Setup of run 1:
==> flow/design.v (excerpt) <==
module CORDIC_tanInv_sqrt(
    output [15:0] X0,   
    output [15:0] Y0,   
    output [15:0] Z0,   
    input  [15:0] Xin,
    input  [15:0] Yin,
    input  [15:0] Zin,   
    input  clk
);
Size: ~820 flip-flops, about 97 I/O pins.
clock: 3.71 ns
lec_check: 0
cap_margin: 20
core_margin: 2
core_utilization: 45
slew_margin: 20
run.sh (not shown) runs the stock make flow with config.mk's settings and CLKGATE_MAP_FILE=.
Run 1 was carried through to the last stage, and its layout satisfied the timing, DRC and antenna checks.
Setup changes, run 1 to run 2
- GPL_TIMING_DRIVEN now 1, previously not set
- SETUP_SLACK_MARGIN now 0.8, previously not set
- GPL_ROUTABILITY_DRIVEN now 0, previously not set
- MIN_ROUTING_LAYER now met1, previously not set
- CELL_PAD_IN_SITES_GLOBAL_PLACEMENT now 0, previously not set
- TNS_END_PERCENT now 30, previously not set
- the clock period (ns, I/O delays scaled along) now 5.49, was 3.71
Diff run 1 -> run 2: worst slew slack as a fraction of its limit down 13 points, data arrival at the endpoint of the critical path up 0.35 ns.
Changes observed in run 2 relative to run 1: detailed-placement wirelength estimate saw little to no change, total non-filler cell area in the finished layout shows a reduction of 330 sq um.
Input changes introduced in run 3 (baseline for comparison: run 2):
- removing CELL_PAD_IN_SITES_GLOBAL_PLACEMENT (formerly 0)
- removing GPL_TIMING_DRIVEN (formerly 1)
- removing GPL_ROUTABILITY_DRIVEN (formerly 0)
- removing SETUP_SLACK_MARGIN (formerly 0.8)
- removing MIN_ROUTING_LAYER (formerly met1)
- removing TNS_END_PERCENT (formerly 30)
- changing CORE_UTILIZATION from 45 to 70
- changing the clock period (ns, I/O delays scaled along) from 5.49 to 3.41
[summary]
From run 2 to run 3 the numbers moved as follows: critical path depth shows a reduction of 2; growth of design area from synthesis to finish shows a reduction of 0.25 points.
## Diff of input files: run 4 against run 3
- putting ABC_AREA at 1 where nothing was set
- putting TNS_END_PERCENT at 5 where nothing was set
- swapping 70 for 72 in CORE_UTILIZATION
- swapping 3.41 for 4.04 in the clock period (ns, I/O delays scaled along)
Run 4 reached the end of the flow, and the finished layout is clean on the timing, DRC and antenna checks.
On total global routing track utilization, the higher figure sits with run 4, not run 3.
Looking at vertical die dimension, run 4 sits about 5% higher than run 3 does.
Compared to run 3, run 4 was floorplanned on a bigger die.
Last element of the critical path = vectoring_stages[4].rx.q[12]$_DFF_P_: run 4; last element of the critical path = vectoring_stages[5].ry.q[15]$_DFF_P_: run 3
Compared with run 3, in run 4 synthesized cell count now sits higher, first-iteration DRC count now sits higher.
Edits applied to the flow inputs when going from run 4 to run 5:
- CORE_UTILIZATION changed from 72 to 36
- ABC_AREA removed (was 1)
- TNS_END_PERCENT removed (was 5)
- the clock period (ns, I/O delays scaled along) changed from 4.04 to 3.71
### Flow results
- The lower sequential cell area share came out of run 4.
- Run comparison: run 5 dominant kind of combinational cell adder cells; run 4 dominant kind of combinational cell simple AND/OR/NAND/NOR gates
- Run 5 was carried through to the last stage, and its layout satisfied the timing, DRC and antenna checks.
- Taking run 4 as the reference point, the final clock period utilization by the worst path of run 5 rises by 18 points.
- Delta (run 5 minus run 4): share of the core filled with cells has decreased; growth of design area from synthesis to finish has increased; number of placed cells counting well taps has decreased; number of cells in Yosys stat has decreased.
- Post-detailed-placement half-perimeter wirelength sits lower in run 5 than in run 4.
What run 6 does differently from run 5 at the input level:
- CTS_CLUSTER_SIZE now 10, previously not set
- ABC_AREA now 1, previously not set
- CAP_MARGIN now 0, was 20
- CTS_CLUSTER_DIAMETER now 238, previously not set
- CORE_UTILIZATION now 72, was 36
- PLACE_DENSITY now 0.4, previously not set
- the clock period (ns, I/O delays scaled along) now 2.53, was 3.71
==> results <==
Looking across run 5 and run 6, the single run that reached the end with no open violations was run 5.
Run 6 finished every stage; the final checks, however, were not passed, the failures being setup timing.
Comparing the two runs side by side, run 6 comes out behind run 5 on first-pass GRT wire length.
| met1 wire length | lower: run 5 |
Max clock period minus final worst setup slack across run 5 and run 6: run 5
Compared with run 5, in run 6 final setup slack of the worst path decreased 0.39 ns, number of nets at the end of the flow increased about 40%, number of clock buffer instances in the layout decreased 23%.
Run 6: routed wire length 44000 um above run 5
In run 6, vertical die dimension is lower than in run 5.

========
CORDIC_tanInv_sqrt again, from the RTL that the note above started with.
export LEC_CHECK = 0
export CAP_MARGIN = 20
export CORE_ASPECT_RATIO = 0.92
export CORE_MARGIN = 2
export CORE_UTILIZATION = 40
export CTS_CLUSTER_DIAMETER = 219
export CTS_CLUSTER_SIZE = 16
export GPL_TIMING_DRIVEN = 0
export MAX_ROUTING_LAYER = met4
export SETUP_SLACK_MARGIN = 0.88
export SLEW_MARGIN = 25
create_clock -name core_clock -period 3.8 [get_ports {clk}]
Then changed:
- CORE_ASPECT_RATIO: 0.92 -> not set
- CORE_UTILIZATION: 40 -> 70
- CTS_CLUSTER_DIAMETER: 219 -> not set
- CTS_CLUSTER_SIZE: 16 -> not set
- GPL_TIMING_DRIVEN: 0 -> not set
- MAX_ROUTING_LAYER: met4 -> not set
- SETUP_SLACK_MARGIN: 0.88 -> 0.91
- SLEW_MARGIN: 25 -> 20
- TNS_END_PERCENT: not set -> 5
- clock period: 3.8 -> 3.41 ns (I/O delays scaled with it)
The changed run passed the timing, DRC and antenna checks.
Setup slack is worse by 0.38 ns.
Area after synthesis is unchanged.
Utilization went up by 34 points.
Maximum frequency barely changes.
Wire length goes up by 6.1%.
Count of clock-buffer cells in the layout grows by 57.
Synthesized cell count is unchanged.
Register-to-register slack got worse by 0.38 ns.
Then changed:
- ABC_AREA: not set -> 1
- CORE_UTILIZATION: 70 -> 72
- CTS_CLUSTER_DIAMETER: not set -> 174
- CTS_CLUSTER_SIZE: not set -> 10
- HOLD_SLACK_MARGIN: not set -> 0.28
- PLACE_DENSITY_LB_ADDON: not set -> 0.01
- SETUP_SLACK_MARGIN: 0.91 -> 0.54
- clock period: 3.41 -> 2.92 ns (I/O delays scaled with it)
- routed wire length grows by 21%
- worst setup slack gains 0.060 ns
